**flow/run.sh**
```bash
#!/bin/bash
# the make line also repeats each setting of config.mk as NAME=value (left out here)
make -C /OpenROAD-flow-scripts/flow DESIGN_CONFIG=/design/flow/config.mk WORK_HOME=/design/flow/orfs CLKGATE_MAP_FILE= finish
```
**flow/config.mk**
```make
export PLATFORM = sky130hd
export DESIGN_NAME = md5_iter
export DESIGN_NICKNAME = md5_iter
export VERILOG_FILES = /design/flow/design.v
export SDC_FILE = /design/flow/constraint.sdc
export NUM_CORES = 4
export LEC_CHECK = 0
export ABC_AREA = 1
export CAP_MARGIN = 40
export CELL_PAD_IN_SITES_GLOBAL_PLACEMENT = 2
export CORE_MARGIN = 2
export CORE_UTILIZATION = 36
export CTS_CLUSTER_SIZE = 45
export GPL_ROUTABILITY_DRIVEN = 0
export GPL_TIMING_DRIVEN = 1
export MAX_ROUTING_LAYER = met5
export MIN_ROUTING_LAYER = met1
export PLACE_DENSITY_LB_ADDON = 0.02
export SETUP_SLACK_MARGIN = 2.22
export SLEW_MARGIN = 15
export TNS_END_PERCENT = 40
```
**flow/constraint.sdc**
```tcl
create_clock -name core_clock -period 10.6 [get_ports {clk}]
set_input_delay 2.1200 -clock core_clock [delete_from_list [all_inputs] [get_ports {clk}]]
set_output_delay 2.1200 -clock core_clock [all_outputs]
set_load 0.01 [all_outputs]
```
**flow/design.v**
```verilog
`timescale 1ns / 1ps
module md5_operation(input [1:0] round, input [3:0] phase, input [511:0] message, input [127:0] current_state, output [127:0] next_state);
	assign next_state = {current_state[31:0], round_operation(round, phase, message, current_state), current_state[95:32]};
	function [4:0] S(input [1:0] round, input [3:0] phase);
		case({round,phase[1:0]})
			4'b00_00: S = 5'd7;
			4'b00_01: S = 5'd12;
			4'b00_10: S = 5'd17;
			4'b00_11: S = 5'd22;
			4'b01_00: S = 5'd5;
			4'b01_01: S = 5'd9;
			4'b01_10: S = 5'd14;
			4'b01_11: S = 5'd20;
			4'b10_00: S = 5'd4;
			4'b10_01: S = 5'd11;
			4'b10_10: S = 5'd16;
			4'b10_11: S = 5'd23;
			4'b11_00: S = 5'd6;
			4'b11_01: S = 5'd10;
			4'b11_10: S = 5'd15;
			4'b11_11: S = 5'd21;
		endcase
	endfunction
	function [3:0] K(input [1:0] round, input [3:0] phase);
		case( {round, phase} )
			6'b00_0000: K = 4'd0; 
			6'b00_0001: K = 4'd1; 
			6'b00_0010: K = 4'd2; 
			6'b00_0011: K = 4'd3; 
			6'b00_0100: K = 4'd4; 
			6'b00_0101: K = 4'd5; 
			6'b00_0110: K = 4'd6; 
			6'b00_0111: K = 4'd7; 
			6'b00_1000: K = 4'd8; 
			6'b00_1001: K = 4'd9; 
			6'b00_1010: K = 4'd10; 
			6'b00_1011: K = 4'd11; 
			6'b00_1100: K = 4'd12; 
			6'b00_1101: K = 4'd13; 
			6'b00_1110: K = 4'd14; 
			6'b00_1111: K = 4'd15; 
			6'b01_0000: K = 4'd1; 
			6'b01_0001: K = 4'd6; 
			6'b01_0010: K = 4'd11; 
			6'b01_0011: K = 4'd0; 
			6'b01_0100: K = 4'd5; 
			6'b01_0101: K = 4'd10; 
			6'b01_0110: K = 4'd15; 
			6'b01_0111: K = 4'd4; 
			6'b01_1000: K = 4'd9; 
			6'b01_1001: K = 4'd14; 
			6'b01_1010: K = 4'd3; 
			6'b01_1011: K = 4'd8; 
			6'b01_1100: K = 4'd13; 
			6'b01_1101: K = 4'd2; 
			6'b01_1110: K = 4'd7; 
			6'b01_1111: K = 4'd12; 
			6'b10_0000: K = 4'd5; 
			6'b10_0001: K = 4'd8; 
			6'b10_0010: K = 4'd11; 
			6'b10_0011: K = 4'd14; 
			6'b10_0100: K = 4'd1; 
			6'b10_0101: K = 4'd4; 
			6'b10_0110: K = 4'd7; 
			6'b10_0111: K = 4'd10; 
			6'b10_1000: K = 4'd13; 
			6'b10_1001: K = 4'd0; 
			6'b10_1010: K = 4'd3; 
			6'b10_1011: K = 4'd6; 
			6'b10_1100: K = 4'd9; 
			6'b10_1101: K = 4'd12; 
			6'b10_1110: K = 4'd15; 
			6'b10_1111: K = 4'd2; 
			6'b11_0000: K = 4'd0; 
			6'b11_0001: K = 4'd7; 
			6'b11_0010: K = 4'd14; 
			6'b11_0011: K = 4'd5; 
			6'b11_0100: K = 4'd12; 
			6'b11_0101: K = 4'd3; 
			6'b11_0110: K = 4'd10; 
			6'b11_0111: K = 4'd1; 
			6'b11_1000: K = 4'd8; 
			6'b11_1001: K = 4'd15; 
			6'b11_1010: K = 4'd6; 
			6'b11_1011: K = 4'd13; 
			6'b11_1100: K = 4'd4; 
			6'b11_1101: K = 4'd11; 
			6'b11_1110: K = 4'd2; 
			default:    K = 4'd9; 
		endcase
	endfunction
	function [31:0] T(input [1:0] round, input [3:0] phase);
		case( {round, phase} )
			6'b00_0000: T = 32'hd76aa478;
			6'b00_0001: T = 32'he8c7b756;
			6'b00_0010: T = 32'h242070db;
			6'b00_0011: T = 32'hc1bdceee;
			6'b00_0100: T = 32'hf57c0faf;
			6'b00_0101: T = 32'h4787c62a;
			6'b00_0110: T = 32'ha8304613;
			6'b00_0111: T = 32'hfd469501;
			6'b00_1000: T = 32'h698098d8;
			6'b00_1001: T = 32'h8b44f7af;
			6'b00_1010: T = 32'hffff5bb1;
			6'b00_1011: T = 32'h895cd7be;
			6'b00_1100: T = 32'h6b901122;
			6'b00_1101: T = 32'hfd987193;
			6'b00_1110: T = 32'ha679438e;
			6'b00_1111: T = 32'h49b40821;
			6'b01_0000: T = 32'hf61e2562;
			6'b01_0001: T = 32'hc040b340;
			6'b01_0010: T = 32'h265e5a51;
			6'b01_0011: T = 32'he9b6c7aa;
			6'b01_0100: T = 32'hd62f105d;
			6'b01_0101: T = 32'h02441453;
			6'b01_0110: T = 32'hd8a1e681;
			6'b01_0111: T = 32'he7d3fbc8;
			6'b01_1000: T = 32'h21e1cde6;
			6'b01_1001: T = 32'hc33707d6;
			6'b01_1010: T = 32'hf4d50d87;
			6'b01_1011: T = 32'h455a14ed;
			6'b01_1100: T = 32'ha9e3e905;
			6'b01_1101: T = 32'hfcefa3f8;
			6'b01_1110: T = 32'h676f02d9;
			6'b01_1111: T = 32'h8d2a4c8a;
			6'b10_0000: T = 32'hfffa3942;
			6'b10_0001: T = 32'h8771f681;
			6'b10_0010: T = 32'h6d9d6122;
			6'b10_0011: T = 32'hfde5380c;
			6'b10_0100: T = 32'ha4beea44;
			6'b10_0101: T = 32'h4bdecfa9;
			6'b10_0110: T = 32'hf6bb4b60;
			6'b10_0111: T = 32'hbebfbc70;
			6'b10_1000: T = 32'h289b7ec6;
			6'b10_1001: T = 32'heaa127fa;
			6'b10_1010: T = 32'hd4ef3085;
			6'b10_1011: T = 32'h04881d05;
			6'b10_1100: T = 32'hd9d4d039;
			6'b10_1101: T = 32'he6db99e5;
			6'b10_1110: T = 32'h1fa27cf8;
			6'b10_1111: T = 32'hc4ac5665;
			6'b11_0000: T = 32'hf4292244;
			6'b11_0001: T = 32'h432aff97;
			6'b11_0010: T = 32'hab9423a7;
			6'b11_0011: T = 32'hfc93a039;
			6'b11_0100: T = 32'h655b59c3;
			6'b11_0101: T = 32'h8f0ccc92;
			6'b11_0110: T = 32'hffeff47d;
			6'b11_0111: T = 32'h85845dd1;
			6'b11_1000: T = 32'h6fa87e4f;
			6'b11_1001: T = 32'hfe2ce6e0;
			6'b11_1010: T = 32'ha3014314;
			6'b11_1011: T = 32'h4e0811a1;
			6'b11_1100: T = 32'hf7537e82;
			6'b11_1101: T = 32'hbd3af235;
			6'b11_1110: T = 32'h2ad7d2bb;
			6'b11_1111: T = 32'heb86d391;
			default:    T = 32'hxxxxxxxx;
		endcase
	endfunction
	function [31:0] round_operation(input [1:0] round, input [3:0] phase, input [511:0] message, input [127:0] current_state);
		reg [31:0] a, b, c, d;
		reg [31:0] before_shift;
		begin
			{a, b, c, d} = current_state;
			case(round)
				2'b00:   before_shift = (b&c | ~b&d);    
				2'b01:   before_shift = (b&d | c& ~d);   
				2'b10:   before_shift = (b ^ c ^ d);     
				default: before_shift = (c ^ (b | ~d));  
			endcase
			before_shift = before_shift + a + message[480-32*K(round,phase) +: 32] + T(round, phase);
			round_operation = b + ((before_shift << S(round, phase)) | (before_shift >> (32-S(round, phase))));
		end
	endfunction
endmodule
`timescale 1ns / 1ps
module md5_iter(output wire [127:0] digest_o, output reg valid, output reg [63:0] value, input clk, rst, input [63:0] message, input new_message);
	reg [1:0] round;
	reg [3:0] phase;
	reg [127:0] digest;
	wire [511:0] padded_message;
	reg [127:0] current_state;
	wire [127:0] next_state;
	reg idle;
	always @ (posedge clk) begin
		if( rst ) begin
			round <= 2'd0;
			phase <= 4'd0;
			valid <= 1'b0;
			current_state <= {32'h67452301, 32'hefcdab89, 32'h98badcfe, 32'h10325476};
			digest <= 128'd0;
			value <= 128'd0;
			idle <= 1'b1;
		end
		else begin
			if( idle ) begin
				round <= 2'd0;
				phase <= 4'd0;
				current_state <= {32'h67452301, 32'hefcdab89, 32'h98badcfe, 32'h10325476};
				idle <= ~new_message;
				if( new_message ) begin
					value <= message;
					valid <= 1'b0;
					digest <= 128'd0;
				end
			end
			else begin
				phase <= phase + 4'd1;
				if( phase == 4'd15 ) begin
					round <= round + 2'd1;
					if( round == 2'd3 ) begin
						valid <= 1'b1;
						digest <= {next_state[127:96]+32'h67452301, next_state[95:64]+32'hefcdab89,  next_state[63:32]+32'h98badcfe, next_state[31:0]+32'h10325476};
						idle <= 1'b1;
					end
				end
				current_state <= next_state;
			end
		end
	end
	md5_operation md50(.round(round), .phase(phase), .message(padded_message), .current_state(current_state), .next_state(next_state));
    assign digest_o[127:96] = {digest[103:96], digest[111:104], digest[119:112], digest[127:120]};
	assign digest_o[95:64] =  {digest[71:64], digest[79:72], digest[87:80], digest[95:88]};
	assign digest_o[63:32] =  {digest[39:32], digest[47:40], digest[55:48], digest[63:56]};
	assign digest_o[31:0] =  {digest[7:0], digest[15:8], digest[23:16], digest[31:24]};
	assign padded_message = {
		message[39:32], message[47:40], message[55:48], message[63:56],
		message[7:0], message[15:8], message[23:16], message[31:24],
		24'd0, 8'b10000000, 352'd0, 24'd0, 8'd64, 32'd0};
endmodule
```
==> notes.md, run 1 <==
impl run done, here's what came out: result of the run complete, no violations, Filler cells 7,772, Clock Sink Count 328, highest net fanout along the worst path 5, Synth Seq Share between 20% and 30%, Req. time, crit path between 10 and 15 ns, CP most frequent cell nand2_1, Most common reg cell dfxtp_1, CTS H-tree depth 2, number of clock buffers inserted by TritonCTS 42, later-pin clock latency in the skew report a little under 0.6 ns, Placed Instance Area 30,900 um2, tally of OpenROAD warnings 46, number of antenna violations at the first check in global routing 1, Critical path destination digest[85]$_SDFFE_PP0P_, clock tree root driver cell clkbuf_16, Cell Area, Synth 26,900 um2, number of stages on the worst setup path 42, WL final 129,000 um, Post-Synth AOI/OAI Area 21.6%, clock tree from TritonCTS built, wire length of the first global-routing pass between 150,000 and 200,000 um, min Tclk post-route 8.24 ns, Worst Hold Path EP digest[64]$_SDFFE_PP0P_, count of cell types in the netlist 69, number of cells in the design after placement 5,553, Flops after synth 328, Post-synth ARST share 0%, post-route insts no fill between 5,000 and 6,000, Max Transition Viols Final 0, final cell utilization of the core between 50% and 60%, setup slack, reg-to-reg 2.39 ns, count of port buffers added during placement 259, largest stage delay on the critical path approximately 0.55 ns, reported max-cap violation count 0, mean number of vias per cell 5.58, hold violation count in the final report 0, via count 32,400, Die Y 277 um, Worst Setup End Kind flip-flop, die x size around 280 um, critical path's top delay family simple AND/OR/NAND/NOR gates, final clock period utilization by the worst path 77.8%, crit path kind in2reg, std cell rows 100, pin count of the biggest net entering global routing between 70 and 80, final clock skew 0.0318 ns, critical register-to-register path endpoint digest[85]$_SDFFE_PP0P_, wire length per cell after detailed routing 22.3 um, area of the die around 77,000 um2, area fraction in full adders, half adders and majority gates between 8 and 9%, post-route ant nets 0, highest clock rate 121 MHz, final instance area 37,900 um2, final setup violating endpoints 0, global-route usage over all layers 31.5%, Remaining Overflow, GRT 0, number of buffers and inverters on the critical path 8, reg-to-reg critical path startpoint phase[0]$_SDFF_PP0_, main combinational cell family by area after synthesis simple AND/OR/NAND/NOR gates, crit path launch message[60], post-synthesis xor/xnor area fraction under 10%, depth of the worst register-to-register path around 50, total cells reported by yosys after synthesis 4,390, Reg clk slew, reported paths 0.05 ns, DRC Markers 0, top cells by area in the synthesized netlist dfxtp_1 (24%), nand2_1 (16%), o21ai_0 (7.6%), setup tns final 0 ns, unrepaired setup endpoints after global routing true, launching element type of the critical path primary input, dominant cell by count in the synthesized netlist nand2_1, flip-flops with a built-in enable 0, number of violations reported at the end of detailed-routing iteration 0 2,987, number of buffers on the longest clock path 3, arrival time reported for the critical path endpoint 8.75 ns, relative max-transition margin 37.3%, Syn Nets 4,611, Yosys Chip Area 26,900 um2, average cell area after synthesis 6.12 um2, Placeable Area 74,200 um2, leading post-synthesis cells by instance count nand2_1 (1,141), nor2_1 (502), inv_1 (457), o21ai_0 (410), a21oi_1 (363), synthesis-to-layout area growth 41.0%, Worst Hold Path Cells 2, vias in the first global route 29,800, gate count after technology mapping 4,390, worst slew pin tran 0.939 ns, fin nets about 5,000, most area-hungry cell type in the Yosys netlist dfxtp_1, worst min-delay path class reg2reg, slowest stage cell on the critical path fa_1, launch point of the worst hold path digest[64]$_SDFFE_PP0P_, DR pass1 iterations 6, total number of yosys warnings 2, effective utilization at floorplan 36.2%, cts hold-fix bufs 0, proportion of synthesized area in mux cells less than 1%, count of boundary I/O pins about 260, top-area cell type share of the netlist area 24.4%, simple-gate area share of the yosys netlist ~33%, post-DP HPWL around 97,000 um
[stage by stage]
step / hold WS [ns] / setup WS, ns
floorplan: 0.452 / 2.52
global placement: 0.452 / 0.686
detailed placement: 0.456 / 0.836
CTS: 0.463 / 2.21
global route: 0.477 / 2.09
finish: 0.457 / 2.36
[routing by layer]
layer	track usage (%)	part of all wire, %
met5	0	0
met4	11.5	4.7
met3	4.61	6.7
met2	52.3	46
met1	41.5	43
[cell type report]
cell class	instances	area (um2)	share of cell area, %
clock inverters	10	141	0.373
inverters	482	1860	4.90
clock buffers	63	1260	3.32
flip-flops and latches	328	6580	17.4
multi-input cells	3384	21500	56.8
repair buffers	563	5330	14.1
well taps	969	1210	3.20
diodes	3	7.51	0.0198
[timing repair]
action / CTS / global route
gates cloned: 0 / 1
setup endpoints to repair: 38 / 26
resized: 312 / 789
endpoints found under the hold margin: 0 / 0
pin swaps: 85 / 372
setup buffers: 39 / 131
==> run 2: changes to the inputs <==
- CAP_MARGIN: 40 -> 20
- CELL_PAD_IN_SITES_GLOBAL_PLACEMENT: 2 -> 0
- CORE_UTILIZATION: 36 -> 58
- CTS_CLUSTER_SIZE: 45 -> default
- GPL_ROUTABILITY_DRIVEN: 0 -> 1
- MIN_ROUTING_LAYER: met1 -> default
- PLACE_DENSITY_LB_ADDON: 0.02 -> default
- SETUP_SLACK_MARGIN: 2.22 -> 1.06
- SLEW_MARGIN: 15 -> 20
- TNS_END_PERCENT: 40 -> default
- clock period: 10.6 -> 9.36 ns (I/O delays scaled with it)
==> run 2 against run 1 <==
Net effect:
- non-clock buffer count down 44
- clock skew rose by 0.0053 ns
- core utilization rose by 28 points
- worst setup slack worse by 2.1 ns
- synthesized area did not move
- die area is 37% lower
- critical path depth up 5
- critical endpoint is now digest[90]$_SDFFE_PP0P_
- highest routed layer is now met5
==> notes.md, run 2 <==
impl run done, here's what came out: setup slack, reg-to-reg ~0.25 ns, via count 35,900, fin nets 4,971, number of clock buffers inserted by TritonCTS 35, worst slack at placement 0.112 ns, dominant cell by count in the synthesized netlist nand2_1, number of antenna violations at the first check in global routing 7, clock tree root driver cell clkbuf_16, final RePlAce weighted congestion 1.18, final instance area 35,900 um2, wire length of the first global-routing pass 178,000 um, worst slew pin tran 1.12 ns, crit path kind reg2reg, slowest stage cell on the critical path o21bai_1, Critical path destination digest[90]$_SDFFE_PP0P_, critical path's top delay family AND-OR/OR-AND gates, Synth Seq Share approximately a quarter, mean number of vias per cell 6.66, DRC Markers 0, Die Y 219 um, largest stage delay on the critical path 0.77 ns, arrival time reported for the critical path endpoint about 9.6 ns, simple-gate area share of the yosys netlist 33.1%, post-DP HPWL 89,500 um, count of port buffers added during placement approximately 260, worst setup margin 0.246 ns, Reg clk slew, reported paths 0.06 ns, average cell area after synthesis 6.12 um2, later-pin clock latency in the skew report 0.59 ns, Placeable Area around 46,000 um2, area of the die a little under 50,000 um2, final cell utilization of the core 78.8%, count of boundary I/O pins between 200 and 300, clock tree from TritonCTS built, worst min-delay path class reg2reg, hold violation count in the final report 0, Most common reg cell dfxtp_1, count of cell types in the netlist between 60 and 70, proportion of synthesized area in mux cells 0.186%, WL final 134,000 um, unrepaired setup endpoints after global routing true, final clock period utilization by the worst path 97.4%, number of buffers on the longest clock path 3, depth of the worst register-to-register path 47, tally of OpenROAD warnings 47, most area-hungry cell type in the Yosys netlist dfxtp_1, CTS H-tree depth 2, reg-to-reg critical path startpoint round[1]$_SDFFE_PP0P_, number of violations reported at the end of detailed-routing iteration 0 6,483, Req. time, crit path 9.85 ns, leading post-synthesis cells by instance count nand2_1 (1,141), nor2_1 (502), inv_1 (457), o21ai_0 (410), a21oi_1 (363), highest net fanout along the worst path 24, total cells reported by yosys after synthesis 4,390, cts hold-fix bufs 0, relative max-transition margin 24.8%, flip-flops with a built-in enable 0, CP most frequent cell nand2_1, Post-synth ARST share 0%, min Tclk post-route 9.11 ns, Worst Hold Path Cells 2, number of stages on the worst setup path 47, crit path launch round[1]$_SDFFE_PP0P_, die x size 219 um, Worst Setup End Kind flip-flop, synthesis-to-layout area growth 33.7%, launch point of the worst hold path digest[109]$_SDFFE_PP0P_, highest clock rate 110 MHz, Max Transition Viols Final 0, number of cells in the design after placement 5,208, gate count after technology mapping 4,390, post-synthesis xor/xnor area fraction 2.04%, Syn Nets 4,611, Worst Hold Path EP digest[109]$_SDFFE_PP0P_, top cells by area in the synthesized netlist dfxtp_1 (24%), nand2_1 (16%), o21ai_0 (7.6%), reported max-cap violation count 0, std cell rows 78, post-route ant nets 0, area fraction in full adders, half adders and majority gates between 8 and 9%, effective utilization at floorplan 59.0%, critical register-to-register path endpoint digest[90]$_SDFFE_PP0P_, launching element type of the critical path flip-flop, number of buffers and inverters on the critical path 10, Clock Sink Count 328, pin count of the biggest net entering global routing 95, Post-Synth AOI/OAI Area 21.6%, final setup violating endpoints 0, Remaining Overflow, GRT 0, result of the run complete, no violations, total number of yosys warnings 2, post-route insts no fill 5,381, Cell Area, Synth 26,900 um2, top-area cell type share of the netlist area 24.4%, Placed Instance Area 30,600 um2, final clock skew 0.0372 ns, Flops after synth 328, DR pass1 iterations 17, wire length per cell after detailed routing 24.9 um, vias in the first global route 31,200, main combinational cell family by area after synthesis simple AND/OR/NAND/NOR gates, global-route usage over all layers 48.3%, Yosys Chip Area 26,900 um2
-- run 2: per-layer routing --
metal  part of all wire (%)  wire (um)  global-route usage (%)  vias up
li1                       -          -                       -    15200
met1                     33      43700                    56.9    16100
met2                     41      55200                    74.1     3296
met3                     15      20200                    15.1     1164
met4                     11      14600                    35.1        2
met5                  0.034         45                       0        -
-- run 2: cell type report --
class / instances / area (um2)
multi-input combinational: 3384 / 20600
fill: 3158 / 9650
sequential: 328 / 6580
timing repair buffer: 519 / 4850
inverter: 482 / 1840
clock buffer: 49 / 1020
tap: 600 / 751
clock inverter: 14 / 249
antenna: 5 / 12.5
-- run 2: timing repair --
action	in CTS	in global routing
gates resized	142	673
buffers inserted	15	83
gates cloned	0	7
pin swaps	32	198
setup endpoints to repair	39	37
-- run 2: metrics by stage --
step | TNS (ns) | hold slack [ns]
after floorplan | 0 | 0.452
after global placement | 0 | 0.450
after detailed placement | 0 | 0.454
after CTS | 0 | 0.464
after global routing | -0.460 | 0.477
final | 0 | 0.463
==> run 3: changes to the inputs <==
- ABC_AREA: 1 -> 0
- SETUP_SLACK_MARGIN: 1.06 -> -0.5
- clock period: 9.36 -> 6.43 ns (I/O delays scaled with it)
==> run 3 against run 2 <==
Net effect:
- the flow now stops in 5_1_grt
- die area grew 3.0%
- synthesized cell count is 14% lower
- synthesized area rose by 3.0%
==> notes.md, run 3 <==
yosys + openroad results -> CTS H-tree depth 2, Placeable Area 47,400 um2, Synth Seq Share 23.7%, effective utilization at floorplan 58.4%, Placed Instance Area 37,100 um2, post-DP HPWL 95,800 um, result of the run aborted with a tool error, Post-synth ARST share 0%, Syn Nets 4,011, most area-hungry cell type in the Yosys netlist dfxtp_1, gate count after technology mapping 3,790, average cell area after synthesis approximately 7.3 um2, number of buffers on the longest clock path 3, count of cell types in the netlist 93, area of the die 49,500 um2, Flops after synth 328, simple-gate area share of the yosys netlist between 20 and 25%, proportion of synthesized area in mux cells 6.72%, dominant cell by count in the synthesized netlist nand2_1, number of clock buffers inserted by TritonCTS 38, error message [ERROR GRT-0232] Routing congestion too high. Check the congestion heatmap in the GUI., global-route usage over all layers between 70% and 80%, main combinational cell family by area after synthesis AND-OR/OR-AND gates, last stage the flow got to 5_1_grt, Remaining Overflow, GRT 31, Die Y 223 um, total cells reported by yosys after synthesis 3,790, leading post-synthesis cells by instance count nand2_1 (597), a21oi_1 (374), dfxtp_1 (328), nor2_1 (312), clkbuf_1 (265), top-area cell type share of the netlist area 23.7%, final RePlAce weighted congestion 1.11, cts hold-fix bufs 0, Most common reg cell dfxtp_1, Cell Area, Synth approximately 28,000 um2, std cell rows about 80, total number of yosys warnings 2, count of port buffers added during placement about 260, count of boundary I/O pins 260, Yosys Chip Area 27,700 um2, flip-flops with a built-in enable 0, Clock Sink Count 328, area fraction in full adders, half adders and majority gates 8.69%, top cells by area in the synthesized netlist dfxtp_1 (24%), nand2_1 (8.1%), a21oi_1 (6.8%), die x size 223 um, Post-Synth AOI/OAI Area 25.5%, clock tree root driver cell clkbuf_16, post-synthesis xor/xnor area fraction 6.29%
[run 3: metal layers]
metal	track usage, %	GRT overflow
met3	56.0	1
met1	73.4	0
met5	33.2	0
met4	70.3	17
met2	90.5	13
[run 3: stage by stage]
step	hold slack (ns)	utilization, %	instances	setup slack (ns)
after detailed placement	0.446	78.2	5200	-2.98
after floorplan	0.467	-	3790	-2.16
after CTS	0.454	84.6	5335	-2.50
after global placement	0.441	78.2	5200	-3.05
[run 3: what timing repair did]
action / in CTS
setup buffers: 75
pin swaps: 111
setup endpoints to repair: 64
gates resized: 264
==> run 4: changes to the inputs <==
- ABC_AREA: 0 -> default
- CELL_PAD_IN_SITES_GLOBAL_PLACEMENT: 0 -> default
- CTS_CLUSTER_DIAMETER: default -> 44
- GPL_ROUTABILITY_DRIVEN: 1 -> default
- GPL_TIMING_DRIVEN: 1 -> default
- MAX_ROUTING_LAYER: met5 -> default
- SETUP_SLACK_MARGIN: -0.5 -> default
- clock period: 6.43 -> 7.84 ns (I/O delays scaled with it)
==> run 4 against run 3 <==
Net effect:
- the flow again stops in 5_1_grt
- synthesized cell count unchanged
- die area unchanged
- synthesized area unchanged
==> notes.md, run 4 <==
yosys + openroad results -> gate count after technology mapping roughly 3,800, total number of yosys warnings 2, average cell area after synthesis roughly 7.3 um2, CTS H-tree depth 2, Clock Sink Count 328, Cell Area, Synth 27,700 um2, Die Y 223 um, count of cell types in the netlist roughly 93, top-area cell type share of the netlist area 23.7%, simple-gate area share of the yosys netlist between 20% and 30%, area of the die roughly 50,000 um2, area fraction in full adders, half adders and majority gates 8.69%, result of the run aborted with a tool error, top cells by area in the synthesized netlist dfxtp_1 (24%), nand2_1 (8.1%), a21oi_1 (6.8%), Post-synth ARST share 0%, leading post-synthesis cells by instance count nand2_1 (597), a21oi_1 (374), dfxtp_1 (328), nor2_1 (312), clkbuf_1 (265), cts hold-fix bufs 0, dominant cell by count in the synthesized netlist nand2_1, number of buffers on the longest clock path 3, clock tree root driver cell clkbuf_16, number of clock buffers inserted by TritonCTS 45, most area-hungry cell type in the Yosys netlist dfxtp_1, Yosys Chip Area 27,700 um2, last stage the flow got to 5_1_grt, die x size 223 um, total cells reported by yosys after synthesis about 3,800, flip-flops with a built-in enable 0, Flops after synth 328, Post-Synth AOI/OAI Area 25.5%, post-synthesis xor/xnor area fraction approximately 6.3%, Placeable Area 47,400 um2, Most common reg cell dfxtp_1, std cell rows ~80, count of port buffers added during placement around 260, post-DP HPWL 93,500 um, Syn Nets 4,011, proportion of synthesized area in mux cells between 6 and 7%, final RePlAce weighted congestion between 1 and 1.5, main combinational cell family by area after synthesis AND-OR/OR-AND gates, count of boundary I/O pins between 200 and 300, Synth Seq Share 23.7%, effective utilization at floorplan 58.4%
==> run 4: metrics by stage <==
step                util, %  cells  hold WS, ns  area (um2)  setup slack (ns)
detailed placement     77.5   5171        0.449       36800             -1.96
floorplan                 -   3790        0.467       28400            -0.747
global placement       77.5   5171        0.441       36800             -1.78
CTS                    83.9   5306        0.458       39800             -1.14
==> run 4: repair_timing <==
action,4_1_cts
gates resized,218
pin swaps,116
endpoints found under the setup margin,56
gates cloned,2
setup buffers,56
hold endpoints to repair,0
==> run 5: changes to the inputs <==
- ABC_AREA: default -> 1
- CELL_PAD_IN_SITES_GLOBAL_PLACEMENT: default -> 0
- CTS_CLUSTER_DIAMETER: 44 -> default
- CTS_CLUSTER_SIZE: default -> 37
- GPL_ROUTABILITY_DRIVEN: default -> 1
- GPL_TIMING_DRIVEN: default -> 1
- MAX_ROUTING_LAYER: default -> met5
- SETUP_SLACK_MARGIN: default -> 1.06
- SLEW_MARGIN: 20 -> 40
- clock period: 7.84 -> 6.0 ns (I/O delays scaled with it)
==> run 5 against run 4 <==
Net effect:
- the run again fails in 5_1_grt
- synthesized cell count up 16%
- synthesized area is 2.9% lower
- die area fell by 2.9%
==> notes.md, run 5 <==
yosys + openroad results -> number of buffers on the longest clock path 3, effective utilization at floorplan 59.0%, Post-Synth AOI/OAI Area 21.6%, total number of yosys warnings 2, top-area cell type share of the netlist area 24.4%, Flops after synth 328, Remaining Overflow, GRT 938, area of the die 48,100 um2, CTS H-tree depth 2, simple-gate area share of the yosys netlist 33.1%, area fraction in full adders, half adders and majority gates 8.96%, top cells by area in the synthesized netlist dfxtp_1 (24%), nand2_1 (16%), o21ai_0 (7.6%), Most common reg cell dfxtp_1, result of the run aborted with a tool error, worst slack at placement -2.33 ns, clock tree root driver cell clkbuf_16, leading post-synthesis cells by instance count nand2_1 (1,141), nor2_1 (502), inv_1 (457), o21ai_0 (410), a21oi_1 (363), total cells reported by yosys after synthesis approximately 4,400, dominant cell by count in the synthesized netlist nand2_1, average cell area after synthesis 6.12 um2, std cell rows 78, main combinational cell family by area after synthesis simple AND/OR/NAND/NOR gates, gate count after technology mapping 4,390, number of clock buffers inserted by TritonCTS 36, Synth Seq Share 24.4%, cts hold-fix bufs 0, count of boundary I/O pins 260, Post-synth ARST share 0%, post-synthesis xor/xnor area fraction 2.04%, Clock Sink Count 328, Syn Nets 4,611, count of port buffers added during placement 259, die x size about 220 um, Cell Area, Synth 26,900 um2, Placeable Area 45,600 um2, Die Y 219 um, most area-hungry cell type in the Yosys netlist dfxtp_1, global-route usage over all layers 90.7%, error message [ERROR GRT-0232] Routing congestion too high. Check the congestion heatmap in the GUI., number of cells in the design after placement 5,943, Placed Instance Area between 30,000 and 40,000 um2, count of cell types in the netlist 69, Yosys Chip Area 26,900 um2, proportion of synthesized area in mux cells 0.186%, final RePlAce weighted congestion ~1.2, flip-flops with a built-in enable 0, post-DP HPWL roughly 96,000 um, last stage the flow got to 5_1_grt
## run 5: through the flow
stage / TNS [ns] / util (%)
CTS: -71.32 / 88.9
detailed placement: -106.58 / 80.5
floorplan: -47.14 / -
global placement: -102.14 / 80.4
## run 5: routing by layer
layer | global-route usage, % | overflow
met5 | 63.7 | 15
met3 | 80.0 | 47
met1 | 88.7 | 59
met4 | 93.8 | 288
met2 | 103 | 529
## run 5: timing repair
item                                    in CTS
endpoints found under the setup margin      64
gates cloned                                 1
buffers inserted                            94
pin swaps                                  172
gates resized                              456
==> run 6: changes to the inputs <==
- ABC_AREA: 1 -> default
- CELL_PAD_IN_SITES_GLOBAL_PLACEMENT: 0 -> default
- CORE_UTILIZATION: 58 -> 48
- CTS_CLUSTER_SIZE: 37 -> default
- GPL_ROUTABILITY_DRIVEN: 1 -> default
- GPL_TIMING_DRIVEN: 1 -> default
- MAX_ROUTING_LAYER: met5 -> default
- SETUP_SLACK_MARGIN: 1.06 -> default
- SLEW_MARGIN: 40 -> 20
- TNS_END_PERCENT: default -> 5
- clock period: 6.0 -> 7.56 ns (I/O delays scaled with it)
==> run 6 against run 5 <==
Net effect:
- the layout now fails its checks (negative setup slack)
- synthesized cell count is 14% lower
- die area is 24% higher
- synthesized area is 3.0% higher
==> notes.md, run 6 <==
impl run done, here's what came out: result of the run finished with violations, layout violations negative setup slack, final setup violating endpoints 58, count of cell types in the netlist approximately 93, Cell Area, Synth 27,700 um2, post-DP HPWL 100,000 um, Placeable Area 57,400 um2, highest clock rate ~110 MHz, clock tree root driver cell clkbuf_16, setup slack, reg-to-reg -1.77 ns, Worst Hold Path EP value[24]$_SDFFE_PP0P_, tally of OpenROAD warnings 48, number of buffers and inverters on the critical path 10, reg-to-reg critical path startpoint phase[0]$_SDFF_PP0_, average cell area after synthesis 7.31 um2, Yosys Chip Area between 20,000 and 30,000 um2, number of stages on the worst setup path ~45, DR pass1 iterations 6, Reg clk slew, reported paths 0.07 ns, arrival time reported for the critical path endpoint 9.77 ns, WL final 135,000 um, worst slew pin tran 1.02 ns, later-pin clock latency in the skew report about 0.57 ns, cts hold-fix bufs 0, reported max-cap violation count 0, Worst Hold Path Cells 2, launch point of the worst hold path value[24]$_SDFFE_PP0P_, synthesis-to-layout area growth 46.6%, flip-flops with a built-in enable 0, via count roughly 35,000, global-route usage over all layers 42.8%, wire length per cell after detailed routing 24.3 um, highest net fanout along the worst path 5, Req. time, crit path around 8.0 ns, Clock Sink Count 328, most area-hungry cell type in the Yosys netlist dfxtp_1, number of antenna violations at the first check in global routing 4, Die Y around 240 um, min Tclk post-route ~9.3 ns, area fraction in full adders, half adders and majority gates 8.69%, number of violations reported at the end of detailed-routing iteration 0 4,003, hold violation count in the final report 0, Max Transition Viols Final 0, critical path's top delay family AND-OR/OR-AND gates, count of boundary I/O pins 260, fin nets about 5,000, vias in the first global route roughly 34,000, unrepaired setup endpoints after global routing true, critical register-to-register path endpoint digest[94]$_SDFFE_PP0P_, effective utilization at floorplan 48.3%, crit path launch phase[0]$_SDFF_PP0_, dominant cell by count in the synthesized netlist nand2_1, post-synthesis xor/xnor area fraction around 6.3%, post-route insts no fill between 5,000 and 6,000, Remaining Overflow, GRT 0, total number of yosys warnings 2, crit path kind reg2reg, relative max-transition margin 32.1%, depth of the worst register-to-register path 45, post-route ant nets 0, Post-Route Hold Slack 0.456 ns, Syn Nets 4,011, wire length of the first global-routing pass ~200,000 um, launching element type of the critical path flip-flop, clock tree from TritonCTS built, number of cells in the design after placement 5,421, top cells by area in the synthesized netlist dfxtp_1 (24%), nand2_1 (8.1%), a21oi_1 (6.8%), total cells reported by yosys after synthesis 3,790, mean number of vias per cell ~6.3, simple-gate area share of the yosys netlist 22.4%, Post-synth ARST share 0%, number of clock buffers inserted by TritonCTS 37, slowest stage cell on the critical path or4b_4, final RePlAce weighted congestion between 1 and 1.5, Worst Setup End Kind flip-flop, CTS H-tree depth 2, largest stage delay on the critical path 0.58 ns, Critical path destination digest[94]$_SDFFE_PP0P_, Most common reg cell dfxtp_1, count of port buffers added during placement about 260, main combinational cell family by area after synthesis AND-OR/OR-AND gates, Post-Synth AOI/OAI Area 25.5%, top-area cell type share of the netlist area around a quarter, DRC Markers 0, final clock period utilization by the worst path 123%, number of buffers on the longest clock path 3, Synth Seq Share about a quarter, leading post-synthesis cells by instance count nand2_1 (597), a21oi_1 (374), dfxtp_1 (328), nor2_1 (312), clkbuf_1 (265), std cell rows 88, worst min-delay path class reg2reg, worst setup margin -1.77 ns, gate count after technology mapping 3,790, CP most frequent cell buf_4, proportion of synthesized area in mux cells 6.72%, final clock skew 0.0287 ns, Flops after synth 328, die x size ~240 um, area of the die 59,600 um2, pin count of the biggest net entering global routing 96
## run 6: per-layer routing
metal  vias to the layer above  wire length, um  global-route usage, %
met5                         -               13                      0
met4                         2            10100                   27.1
met3                       618            13500                   8.99
met2                      2232            60700                   69.3
met1                     16600            50300                   51.8
li1                      15300                -                      -
## run 6: area by class of cell
cell class	count	area [um2]
multi-input combinational	2981	20900
fill	4318	16800
timing repair buffer	1262	10400
sequential	328	6580
clock buffer	49	1040
tap	765	957
inverter	144	556
clock inverter	16	159
antenna	1	2.50
## run 6: timing repair
action	in CTS	in global routing
setup endpoints to repair	61	61
pin swaps	79	29
cloned	1	0
buffers inserted	51	9
resized	180	80
## run 6: through the flow
| stage | setup TNS, ns | area [um2] | setup slack, ns | util (%) |
|---|---|---|---|---|
| after floorplan | -16.51 | 28300 | -1.04 | - |
| after global placement | -96.96 | 37700 | -2.36 | 65.7 |
| after detailed placement | -97.68 | 37700 | -2.37 | 65.7 |
| after CTS | -51.85 | 40100 | -1.58 | 70.0 |
| after global routing | -75.67 | 40600 | -2.01 | 70.8 |
| final | -62.11 | 40600 | -1.77 | 70.8 |
==> run 7: changes to the inputs <==
- ABC_AREA: default -> 1
- CELL_PAD_IN_SITES_GLOBAL_PLACEMENT: default -> 0
- CORE_UTILIZATION: 48 -> 51
- GPL_ROUTABILITY_DRIVEN: default -> 1
- GPL_TIMING_DRIVEN: default -> 0
- MAX_ROUTING_LAYER: default -> met5
- PLACE_DENSITY: default -> 0.72
- SETUP_SLACK_MARGIN: default -> -0.73
- TNS_END_PERCENT: 5 -> default
- clock period: 7.56 -> 7.45 ns (I/O delays scaled with it)
==> run 7 against run 6 <==
Net effect:
- still fails the layout checks on negative setup slack
- synthesized cell count grew 16%
- via count rose by 6.3%
- sequential cell count unchanged
- clock skew increased by 0.017 ns
- register-to-register slack gained 0.29 ns
- critical path depth increased by 9
- die area shrank 8.5%
- design area decreased by 11%
- critical path type unchanged
- critical endpoint is now digest[84]$_SDFFE_PP0P_
- highest routed layer is now met4
==> notes.md, run 7 <==
impl run done, here's what came out: main combinational cell family by area after synthesis simple AND/OR/NAND/NOR gates, post-route insts no fill 5,557, number of buffers and inverters on the critical path 10, Multi-input gate area 20,700 um2, highest clock rate 112 MHz, std cell rows roughly 84, arrival time reported for the critical path endpoint 9.44 ns, mean number of vias per cell between 6 and 7, leading post-synthesis cells by instance count nand2_1 (1,141), nor2_1 (502), inv_1 (457), o21ai_0 (410), a21oi_1 (363), final cell utilization of the core 69.2%, total number of yosys warnings 2, pin count of the biggest net entering global routing 31, count of boundary I/O pins 260, DRC Markers 0, most area-hungry cell type in the Yosys netlist dfxtp_1, GR Util met3 18.7%, average cell area after synthesis 6.12 um2, simple-gate area share of the yosys netlist about a third, CP most frequent cell nand2_2, worst slack at placement -3.82 ns, Worst Hold Path Cells 2, WL final 149,000 um, number of stages on the worst setup path roughly 54, final clock skew 0.0460 ns, count of port buffers added during placement about 260, dominant cell by count in the synthesized netlist nand2_1, slowest stage cell on the critical path fa_2, count of cell types in the netlist 69, final clock period utilization by the worst path 120%, Post-synth ARST share 0%, via count 36,900, number of antenna violations at the first check in global routing 5, Most common reg cell dfxtp_1, Cell Area, Synth 26,900 um2, largest stage delay on the critical path 0.56 ns, total cells reported by yosys after synthesis 4,390, DR pass1 iterations 17, CTS H-tree depth 2, gate count after technology mapping 4,390, Die Y 234 um, Worst Hold Path EP digest[111]$_SDFFE_PP0P_, reg-to-reg critical path startpoint phase[0]$_SDFF_PP0_, Remaining Overflow, GRT 0, wire length of the first global-routing pass 204,000 um, later-pin clock latency in the skew report ~0.60 ns, Filler cells 4,187, wire length per cell after detailed routing approximately 27 um, worst slew pin tran 1.20 ns, effective utilization at floorplan 51.4%, crit path kind reg2reg, Reg clk slew, reported paths 0.06 ns, hold violation count in the final report 0, final setup violating endpoints 56, fin nets 5,060, grt peak-use layer met2, vias in the first global route 33,600, Worst Setup End Kind flip-flop, Placeable Area 52,300 um2, top-area cell type share of the netlist area 24.4%, critical path's top delay family simple AND/OR/NAND/NOR gates, result of the run finished with violations, Yosys Chip Area approximately 27,000 um2, number of violations reported at the end of detailed-routing iteration 0 6,343, area fraction in full adders, half adders and majority gates approximately 9.0%, Post-Synth AOI/OAI Area 21.6%, min Tclk post-route slightly below 9 ns, number of clock buffers inserted by TritonCTS 36, post-synthesis xor/xnor area fraction 2.04%, number of buffers on the longest clock path 3, post-route ant nets 0, Max Transition Viols Final 0, clock tree from TritonCTS built, cts hold-fix bufs 0, global-route usage over all layers 50.2%, Critical path destination digest[84]$_SDFFE_PP0P_, post-DP HPWL 106,000 um, number of cells in the design after placement 5,337, worst setup margin -1.48 ns, final RePlAce weighted congestion about 1.2, launch point of the worst hold path digest[111]$_SDFFE_PP0P_, die x size about 230 um, crit path launch phase[0]$_SDFF_PP0_, setup slack, reg-to-reg -1.48 ns, Clock Sink Count 328, relative max-transition margin approximately 20%, area of the die around 55,000 um2, Flops after synth 328, worst min-delay path class reg2reg, synthesis-to-layout area growth 34.7%, tally of OpenROAD warnings between 40 and 50, depth of the worst register-to-register path 54, clock tree root driver cell clkbuf_16, layout violations negative setup slack, Sequential cell area 6590 um2, met1 track demand over resource in global routing a little under three fifths, critical register-to-register path endpoint digest[84]$_SDFFE_PP0P_, proportion of synthesized area in mux cells less than 1%, Syn Nets 4,611, launching element type of the critical path flip-flop, Synth Seq Share 24.4%, met2 Track Usage GR 76.9%, top cells by area in the synthesized netlist dfxtp_1 (24%), nand2_1 (16%), o21ai_0 (7.6%), setup tns final -45.46 ns, unrepaired setup endpoints after global routing true, Req. time, crit path 7.96 ns, flip-flops with a built-in enable 0, highest net fanout along the worst path 14, reported max-cap violation count 0
run 7: final cells by class:
class / count / area share [%]
plain buffers: 176 / 2.64
diodes: 7 / 0.0484
clock inverters: 12 / 0.501
repair buffers: 430 / 11.0
well taps: 688 / 2.38
inverters: 482 / 5.17
clock buffers: 49 / 2.87
flip-flops and latches: 328 / 18.2
multi-input cells: 3385 / 57.2
run 7: metrics by stage:
stage / area (um2) / hold WS [ns]
finish: 36200 / 0.464
global route: 36200 / 0.477
CTS: 34700 / 0.463
detailed placement: 30300 / 0.454
global placement: 30300 / 0.451
floorplan: 26900 / 0.452
run 7: what timing repair did:
action,in CTS,in global routing
setup endpoints to repair,64,53
buffers inserted,109,62
cloned,2,1
pin swaps,145,150
resized,590,269
run 7: layer usage:
| layer | up-vias | wire length (um) |
|---|---|---|
| met3 | 1262 | 22600 |
| met1 | 16700 | 47900 |
| li1 | 15500 | - |
| met5 | - | 0 |
| met4 | 0 | 16700 |
| met2 | 3519 | 61600 |
==> run 8: changes to the inputs <==
- CELL_PAD_IN_SITES_GLOBAL_PLACEMENT: 0 -> default
- CORE_UTILIZATION: 51 -> 72
- CTS_CLUSTER_DIAMETER: default -> 369
- CTS_CLUSTER_SIZE: default -> 98
- GPL_ROUTABILITY_DRIVEN: 1 -> default
- GPL_TIMING_DRIVEN: 0 -> default
- MAX_ROUTING_LAYER: met5 -> default
- PLACE_DENSITY: 0.72 -> 0.36
- SETUP_SLACK_MARGIN: -0.73 -> 1.96
- clock period: 7.45 -> 8.02 ns (I/O delays scaled with it)
==> run 8 against run 7 <==
Net effect:
- the flow now stops in 5_1_grt
- synthesized cell count did not move
- die area fell by 29%
- synthesized area did not move
==> notes.md, run 8 <==
yosys + openroad results -> result of the run aborted with a tool error, last stage the flow got to 5_1_grt, error message [ERROR GRT-0116] Global routing finished with congestion. Check the congestion regions in the DRC Viewer., Post-Synth AOI/OAI Area approximately 22%, Syn Nets 4,611, proportion of synthesized area in mux cells less than 1%, leading post-synthesis cells by instance count nand2_1 (1,141), nor2_1 (502), inv_1 (457), o21ai_0 (410), a21oi_1 (363), Most common reg cell dfxtp_1, dominant cell by count in the synthesized netlist nand2_1, worst slack at placement -0.894 ns, most area-hungry cell type in the Yosys netlist dfxtp_1, area of the die between 30,000 and 40,000 um2, total number of yosys warnings 2, Clock Sink Count approximately 330, Synth Seq Share 24.4%, Die Y 197 um, gate count after technology mapping 4,390, number of clock buffers inserted by TritonCTS 7, cts hold-fix bufs 0, Post-synth ARST share 0%, clock tree root driver cell clkbuf_16, main combinational cell family by area after synthesis simple AND/OR/NAND/NOR gates, count of port buffers added during placement approximately 260, final RePlAce weighted congestion roughly 1.4, post-synthesis xor/xnor area fraction under 10%, Remaining Overflow, GRT 1,689, std cell rows 70, global-route usage over all layers 94.3%, Cell Area, Synth 26,900 um2, count of boundary I/O pins approximately 260, die x size 197 um, CTS H-tree depth 1, top-area cell type share of the netlist area 24.4%, count of cell types in the netlist 69, effective utilization at floorplan 73.2%, Placeable Area roughly 37,000 um2, top cells by area in the synthesized netlist dfxtp_1 (24%), nand2_1 (16%), o21ai_0 (7.6%), total cells reported by yosys after synthesis 4,390, area fraction in full adders, half adders and majority gates 8.96%, post-DP HPWL 89,600 um, flip-flops with a built-in enable 0, Yosys Chip Area between 20,000 and 30,000 um2, Flops after synth 328, number of buffers on the longest clock path 3, simple-gate area share of the yosys netlist 33.1%, average cell area after synthesis about 6.1 um2
## run 8: stage by stage
| stage | util, % | std cells | cell area [um2] |
|---|---|---|---|
| after floorplan | - | 4390 | 27200 |
| after global placement | 90.1 | 5371 | 33100 |
| after detailed placement | 90.1 | 5371 | 33100 |
| after CTS | 96.6 | 5460 | 35500 |
## run 8: layer usage
metal  GRT overflow  track usage [%]
met4            436              101
met5             20             59.4
met3             77             79.8
met2           1085              112
met1             71             88.9
## run 8: timing repair
| item | 4_1_cts |
|---|---|
| setup endpoints to repair | 64 |
| buffers inserted | 80 |
| cloned | 1 |
| pin swaps | 152 |
| resized | 387 |
| endpoints found under the hold margin | 0 |
==> run 9: changes to the inputs <==
- CAP_MARGIN: 20 -> 40
- CORE_ASPECT_RATIO: default -> 0.5
- CTS_CLUSTER_DIAMETER: 369 -> 398
- PLACE_DENSITY: 0.36 -> 0.37
- SETUP_SLACK_MARGIN: 1.96 -> 1.69
- SLEW_MARGIN: 20 -> 40
- TNS_END_PERCENT: default -> 10
- clock period: 8.02 -> 5.8 ns (I/O delays scaled with it)
==> run 9 against run 8 <==
Net effect:
- the run fails in 3_5_place_dp
- die area grew 0.24%
- synthesized area is the same
- synthesized cell count is the same
==> notes.md, run 9 <==
yosys + openroad results -> result of the run aborted with a tool error, last stage the flow got to 3_5_place_dp, error message Error: detail_place.tcl, 38 bad optional access, Placeable Area about 36,000 um2, average cell area after synthesis 6.12 um2, total cells reported by yosys after synthesis 4,390, simple-gate area share of the yosys netlist about 33%, die x size 277 um, top cells by area in the synthesized netlist dfxtp_1 (24%), nand2_1 (16%), o21ai_0 (7.6%), Flops after synth 328, count of boundary I/O pins 260, count of port buffers added during placement between 200 and 300, most area-hungry cell type in the Yosys netlist dfxtp_1, area of the die 39,000 um2, post-synthesis xor/xnor area fraction 2.04%, Cell Area, Synth 26,900 um2, gate count after technology mapping 4,390, effective utilization at floorplan 73.9%, count of cell types in the netlist 69, Yosys Chip Area 26,900 um2, Synth Seq Share between 20% and 30%, area fraction in full adders, half adders and majority gates 8.96%, dominant cell by count in the synthesized netlist nand2_1, Syn Nets 4,611, flip-flops with a built-in enable 0, std cell rows 49, Post-synth ARST share 0%, Die Y about 140 um, leading post-synthesis cells by instance count nand2_1 (1,141), nor2_1 (502), inv_1 (457), o21ai_0 (410), a21oi_1 (363), total number of yosys warnings 2, final RePlAce weighted congestion 1.37, top-area cell type share of the netlist area 24.4%, main combinational cell family by area after synthesis simple AND/OR/NAND/NOR gates, proportion of synthesized area in mux cells 0.186%, Most common reg cell dfxtp_1, Post-Synth AOI/OAI Area approximately 22%
==> run 10: changes to the inputs <==
- CAP_MARGIN: 40 -> 20
- CELL_PAD_IN_SITES_GLOBAL_PLACEMENT: default -> 0
- CORE_ASPECT_RATIO: 0.5 -> default
- CORE_UTILIZATION: 72 -> 58
- CTS_CLUSTER_DIAMETER: 398 -> default
- CTS_CLUSTER_SIZE: 98 -> 37
- GPL_ROUTABILITY_DRIVEN: default -> 1
- GPL_TIMING_DRIVEN: default -> 1
- MAX_ROUTING_LAYER: default -> met5
- PLACE_DENSITY: 0.37 -> default
- SETUP_SLACK_MARGIN: 1.69 -> -0.35
- SLEW_MARGIN: 40 -> 20
- TNS_END_PERCENT: 10 -> default
- clock period: 5.8 -> 5.9 ns (I/O delays scaled with it)
==> run 10 against run 9 <==
Net effect:
- the run fails in 5_1_grt
- synthesized cell count stayed put
- die area grew 23%
- synthesized area unchanged
==> notes.md, run 10 <==
yosys + openroad results -> post-DP HPWL 97,500 um, Most common reg cell dfxtp_1, count of cell types in the netlist 69, Syn Nets about 4,600, Placed Instance Area 36,800 um2, number of cells in the design after placement between 5,000 and 6,000, dominant cell by count in the synthesized netlist nand2_1, count of port buffers added during placement 259, number of clock buffers inserted by TritonCTS 36, Clock Sink Count about 330, simple-gate area share of the yosys netlist between 30 and 40%, top cells by area in the synthesized netlist dfxtp_1 (24%), nand2_1 (16%), o21ai_0 (7.6%), worst slack at placement -2.50 ns, Post-Synth AOI/OAI Area between 20% and 30%, top-area cell type share of the netlist area 24.4%, average cell area after synthesis slightly above 6 um2, post-synthesis xor/xnor area fraction 2.04%, global-route usage over all layers 88.2%, Cell Area, Synth 26,900 um2, Synth Seq Share 24.4%, Placeable Area 45,600 um2, Flops after synth between 300 and 400, Post-synth ARST share 0%, area fraction in full adders, half adders and majority gates 8.96%, proportion of synthesized area in mux cells less than 1%, total number of yosys warnings 2, gate count after technology mapping ~4,400, clock tree root driver cell clkbuf_16, main combinational cell family by area after synthesis simple AND/OR/NAND/NOR gates, last stage the flow got to 5_1_grt, most area-hungry cell type in the Yosys netlist dfxtp_1, Remaining Overflow, GRT approximately 600, final RePlAce weighted congestion between 1 and 1.5, area of the die 48,100 um2, cts hold-fix bufs 0, count of boundary I/O pins ~260, CTS H-tree depth 2, Die Y 219 um, Yosys Chip Area 26,900 um2, total cells reported by yosys after synthesis 4,390, flip-flops with a built-in enable 0, leading post-synthesis cells by instance count nand2_1 (1,141), nor2_1 (502), inv_1 (457), o21ai_0 (410), a21oi_1 (363), number of buffers on the longest clock path 3, error message [ERROR GRT-0232] Routing congestion too high. Check the congestion heatmap in the GUI., effective utilization at floorplan 59.0%, die x size around 220 um, std cell rows slightly below 80, result of the run aborted with a tool error
## run 10: repair_timing
item / CTS
buffers inserted: 62
cloned: 3
setup endpoints to repair: 63
gates resized: 495
pin swaps: 136
## run 10: metal layers
metal	GRT overflow	track usage (%)
met4	197	92.0
met5	5	60.5
met3	27	77.6
met1	17	85.5
met2	345	100
## run 10: per-stage QoR
step                      setup TNS [ns]  util [%]
after floorplan                   -53.48         -
after global placement           -103.70      80.7
after detailed placement         -112.32      80.7
after CTS                         -73.88      88.5
==> run 11: changes to the inputs <==
- ABC_AREA: 1 -> default
- CELL_PAD_IN_SITES_GLOBAL_PLACEMENT: 0 -> default
- CTS_CLUSTER_SIZE: 37 -> 61
- GPL_ROUTABILITY_DRIVEN: 1 -> default
- GPL_TIMING_DRIVEN: 1 -> default
- MAX_ROUTING_LAYER: met5 -> default
- SETUP_SLACK_MARGIN: -0.35 -> default
- SLEW_MARGIN: 20 -> 25
- TNS_END_PERCENT: default -> 5
- clock period: 5.9 -> 8.45 ns (I/O delays scaled with it)
==> run 11 against run 10 <==
Net effect:
- the layout now fails its checks (negative setup slack)
- synthesized area up 3.0%
- synthesized cell count down 14%
- die area up 3.0%
==> notes.md, run 11 <==
impl run done, here's what came out: Post-Route Hold Slack between 0.4 and 0.5 ns, critical path's top delay family AND-OR/OR-AND gates, Reg clk slew, reported paths around 0.060 ns, count of cell types in the netlist roughly 93, Critical path destination digest[87]$_SDFFE_PP0P_, dominant cell by count in the synthesized netlist nand2_1, final instance area 39,400 um2, reported max-cap violation count 0, slowest stage cell on the critical path a221oi_1, effective utilization at floorplan 58.4%, Most common reg cell dfxtp_1, Worst Setup End Kind flip-flop, hold violation count in the final report 0, Flops after synth 328, mean number of vias per cell 7.14, later-pin clock latency in the skew report 0.61 ns, count of boundary I/O pins 260, number of clock buffers inserted by TritonCTS 38, launching element type of the critical path flip-flop, CTS H-tree depth 2, final clock period utilization by the worst path 118%, die x size 223 um, Post-synth ARST share 0%, setup slack, reg-to-reg -1.54 ns, flip-flops with a built-in enable 0, leading post-synthesis cells by instance count nand2_1 (597), a21oi_1 (374), dfxtp_1 (328), nor2_1 (312), clkbuf_1 (265), Clock Sink Count around 330, crit path kind reg2reg, most area-hungry cell type in the Yosys netlist dfxtp_1, std cell rows around 80, post-DP HPWL a little under 100,000 um, depth of the worst register-to-register path 41, final clock skew 0.0322 ns, largest stage delay on the critical path 0.65 ns, result of the run finished with violations, Req. time, crit path 8.96 ns, number of buffers on the longest clock path 3, Remaining Overflow, GRT 0, post-route ant nets 0, Synth Seq Share between 20% and 30%, min Tclk post-route roughly 10 ns, unrepaired setup endpoints after global routing true, number of violations reported at the end of detailed-routing iteration 0 7,015, Post-Synth AOI/OAI Area 25.5%, Max Transition Viols Final 0, worst setup margin -1.54 ns, clock tree root driver cell clkbuf_16, worst min-delay path class reg2reg, via count 37,500, layout violations negative setup slack, final cell utilization of the core 82.9%, main combinational cell family by area after synthesis AND-OR/OR-AND gates, tally of OpenROAD warnings 62, count of port buffers added during placement between 200 and 300, wire length of the first global-routing pass about 210,000 um, Worst Hold Path Cells 2, Placed Instance Area around 36,000 um2, highest net fanout along the worst path 9, proportion of synthesized area in mux cells 6.72%, wire length per cell after detailed routing 28.5 um, Worst Hold Path EP value[33]$_SDFFE_PP0P_, simple-gate area share of the yosys netlist around 22%, reg-to-reg critical path startpoint round[1]$_SDFFE_PP0P_, clock tree from TritonCTS built, gate count after technology mapping 3,790, arrival time reported for the critical path endpoint between 10 and 15 ns, critical register-to-register path endpoint digest[87]$_SDFFE_PP0P_, final RePlAce weighted congestion approximately 1.2, Syn Nets 4,011, Placeable Area around 47,000 um2, number of antenna violations at the first check in global routing 4, number of buffers and inverters on the critical path 8, DRC Markers 0, total cells reported by yosys after synthesis ~3,800, synthesis-to-layout area growth 42.1%, Cell Area, Synth 27,700 um2, final setup violating endpoints 53, DR pass1 iterations 17, relative max-transition margin 25.0%, top cells by area in the synthesized netlist dfxtp_1 (24%), nand2_1 (8.1%), a21oi_1 (6.8%), worst slew pin tran 1.13 ns, number of stages on the worst setup path 41, top-area cell type share of the netlist area 23.7%, cts hold-fix bufs 0, vias in the first global route between 30,000 and 40,000, Yosys Chip Area 27,700 um2, average cell area after synthesis 7.31 um2, fin nets 4,829, total number of yosys warnings 2, WL final 150,000 um, crit path launch round[1]$_SDFFE_PP0P_, post-synthesis xor/xnor area fraction 6.29%, area of the die around 50,000 um2, pin count of the biggest net entering global routing 111, highest clock rate 100 MHz, Die Y 223 um, area fraction in full adders, half adders and majority gates 8.69%, launch point of the worst hold path value[33]$_SDFFE_PP0P_, Filler cells 2,581, global-route usage over all layers 56.0%, CP most frequent cell buf_4
-- run 11: timing repair --
item / in CTS / in global routing
gates resized: 168 / 129
pin swaps: 98 / 91
buffers inserted: 41 / 21
setup endpoints to repair: 53 / 56
-- run 11: routing by layer --
metal / wire length, um / track usage, %
met1: 47900 / 60.5
met2: 60400 / 82.5
met3: 23000 / 24.5
met4: 18400 / 50.1
met5: 315 / 6.26
-- run 11: layout make-up --
class	instances	area, um2	area share [%]
repair buffers	1116	9220	23.4
diodes	6	15.0	0.0382
inverters	144	551	1.40
clock inverters	18	250	0.636
multi-input cells	2980	20900	53.1
well taps	615	769	1.96
clock buffers	48	1060	2.69
flip-flops and latches	328	6580	16.7
-- run 11: stage by stage --
stage	cells	worst slack [ns]	TNS (ns)
detailed placement	5124	-1.60	-53.91
CTS	5230	-0.667	-10.83
global placement	5123	-1.41	-43.53
global route	5250	-2.05	-59.64
finish	5255	-1.54	-38.09
floorplan	3790	-0.216	-1.08
==> run 12: changes to the inputs <==
- CORE_UTILIZATION: 58 -> 66
- CTS_CLUSTER_DIAMETER: default -> 47
- CTS_CLUSTER_SIZE: 61 -> 48
- MAX_ROUTING_LAYER: default -> met4
- PLACE_DENSITY: default -> 0.87
- SLEW_MARGIN: 25 -> 20
- clock period: 8.45 -> 7.56 ns (I/O delays scaled with it)
==> run 12 against run 11 <==
Net effect:
- the flow now stops in 5_1_grt
- synthesized cell count is the same
- synthesized area unchanged
- die area is 12% lower
==> notes.md, run 12 <==
yosys + openroad results -> result of the run aborted with a tool error, last stage the flow got to 5_1_grt, error message [ERROR GRT-0116] Global routing finished with congestion. Check the congestion regions in the DRC Viewer., most area-hungry cell type in the Yosys netlist dfxtp_1, Die Y 209 um, average cell area after synthesis 7.31 um2, count of port buffers added during placement 259, Syn Nets about 4,000, Cell Area, Synth 27,700 um2, Synth Seq Share approximately a quarter, leading post-synthesis cells by instance count nand2_1 (597), a21oi_1 (374), dfxtp_1 (328), nor2_1 (312), clkbuf_1 (265), main combinational cell family by area after synthesis AND-OR/OR-AND gates, area of the die around 44,000 um2, flip-flops with a built-in enable 0, effective utilization at floorplan 66.5%, count of boundary I/O pins 260, clock tree root driver cell clkbuf_16, number of clock buffers inserted by TritonCTS 36, die x size 209 um, final RePlAce weighted congestion 1.26, count of cell types in the netlist approximately 93, proportion of synthesized area in mux cells between 6 and 7%, post-DP HPWL 98,200 um, number of buffers on the longest clock path 3, top cells by area in the synthesized netlist dfxtp_1 (24%), nand2_1 (8.1%), a21oi_1 (6.8%), std cell rows 75, total cells reported by yosys after synthesis approximately 3,800, post-synthesis xor/xnor area fraction 6.29%, simple-gate area share of the yosys netlist between 20% and 30%, Flops after synth between 300 and 400, area fraction in full adders, half adders and majority gates 8.69%, Most common reg cell dfxtp_1, number of cells in the design after placement slightly above 5,000, dominant cell by count in the synthesized netlist nand2_1, CTS H-tree depth 2, Placeable Area around 42,000 um2, Clock Sink Count 328, Remaining Overflow, GRT 3,229, gate count after technology mapping 3,790, global-route usage over all layers 102%, Post-Synth AOI/OAI Area 25.5%, Yosys Chip Area 27,700 um2, cts hold-fix bufs 0, top-area cell type share of the netlist area 23.7%, Post-synth ARST share 0%, total number of yosys warnings 2
run 12: through the flow:
| step | setup slack (ns) | hold WS, ns | cell area (um2) | utilization, % |
|---|---|---|---|---|
| CTS | -1.80 | 0.463 | 39300 | 94.4 |
| global placement | -1.83 | 0.441 | 36800 | 88.3 |
| floorplan | -1.04 | 0.467 | 28300 | - |
| detailed placement | -2.40 | 0.447 | 36800 | 88.3 |
run 12: per-layer routing:
metal,GRT usage (%),GRT overflow
met1,91.9,104
met2,127,2489
met3,81.0,98
met4,106,538
met5,-,-
run 12: what timing repair did:
| item | CTS |
|---|---|
| endpoints found under the setup margin | 64 |
| buffers inserted | 32 |
| pin swaps | 81 |
| resized | 215 |
==> run 13: changes to the inputs <==
- CELL_PAD_IN_SITES_DETAIL_PLACEMENT: default -> 2
- CELL_PAD_IN_SITES_GLOBAL_PLACEMENT: default -> 1
- CORE_ASPECT_RATIO: default -> 0.57
- CORE_UTILIZATION: 66 -> 40
- CTS_CLUSTER_DIAMETER: 47 -> 103
- CTS_CLUSTER_SIZE: 48 -> 93
- GPL_ROUTABILITY_DRIVEN: default -> 0
- HOLD_SLACK_MARGIN: default -> 0.05
- PLACE_DENSITY: 0.87 -> default
- SLEW_MARGIN: 20 -> 15
- TNS_END_PERCENT: 5 -> 45
- clock period: 7.56 -> 10.0 ns (I/O delays scaled with it)
==> run 13 against run 12 <==
Net effect:
- the run fails in 4_1_cts
- synthesized area unchanged
- die area increased by 64%
- synthesized cell count unchanged
==> notes.md, run 13 <==
yosys + openroad results -> result of the run aborted with a tool error, total number of yosys warnings 2, most area-hungry cell type in the Yosys netlist dfxtp_1, Post-synth ARST share 0%, simple-gate area share of the yosys netlist 22.4%, area fraction in full adders, half adders and majority gates between 8 and 9%, post-synthesis xor/xnor area fraction 6.29%, die x size around 350 um, leading post-synthesis cells by instance count nand2_1 (597), a21oi_1 (374), dfxtp_1 (328), nor2_1 (312), clkbuf_1 (265), dominant cell by count in the synthesized netlist nand2_1, area of the die 71,400 um2, Die Y 203 um, count of cell types in the netlist 93, count of port buffers added during placement 259, Most common reg cell dfxtp_1, effective utilization at floorplan 40.6%, top-area cell type share of the netlist area 23.7%, std cell rows roughly 70, proportion of synthesized area in mux cells 6.72%, Cell Area, Synth 27,700 um2, last stage the flow got to 4_1_cts, flip-flops with a built-in enable 0, post-DP HPWL 134,000 um, Flops after synth between 300 and 400, total cells reported by yosys after synthesis 3,790, top cells by area in the synthesized netlist dfxtp_1 (24%), nand2_1 (8.1%), a21oi_1 (6.8%), Synth Seq Share 23.7%, Yosys Chip Area 27,700 um2, count of boundary I/O pins 260, gate count after technology mapping approximately 3,800, error message [ERROR DPL-0033] detailed placement checks failed during check placement., main combinational cell family by area after synthesis AND-OR/OR-AND gates, Post-Synth AOI/OAI Area around a quarter, Syn Nets ~4,000, Placeable Area 68,200 um2, average cell area after synthesis around 7.3 um2
==> run 13: through the flow <==
| stage | instance area [um2] | TNS, ns | setup slack, ns | cells |
|---|---|---|---|---|
| after detailed placement | 34100 | -42.47 | -1.66 | 5150 |
| after global placement | 34100 | -11.56 | -0.742 | 5150 |
| after floorplan | 27700 | 0 | 0.423 | 3790 |
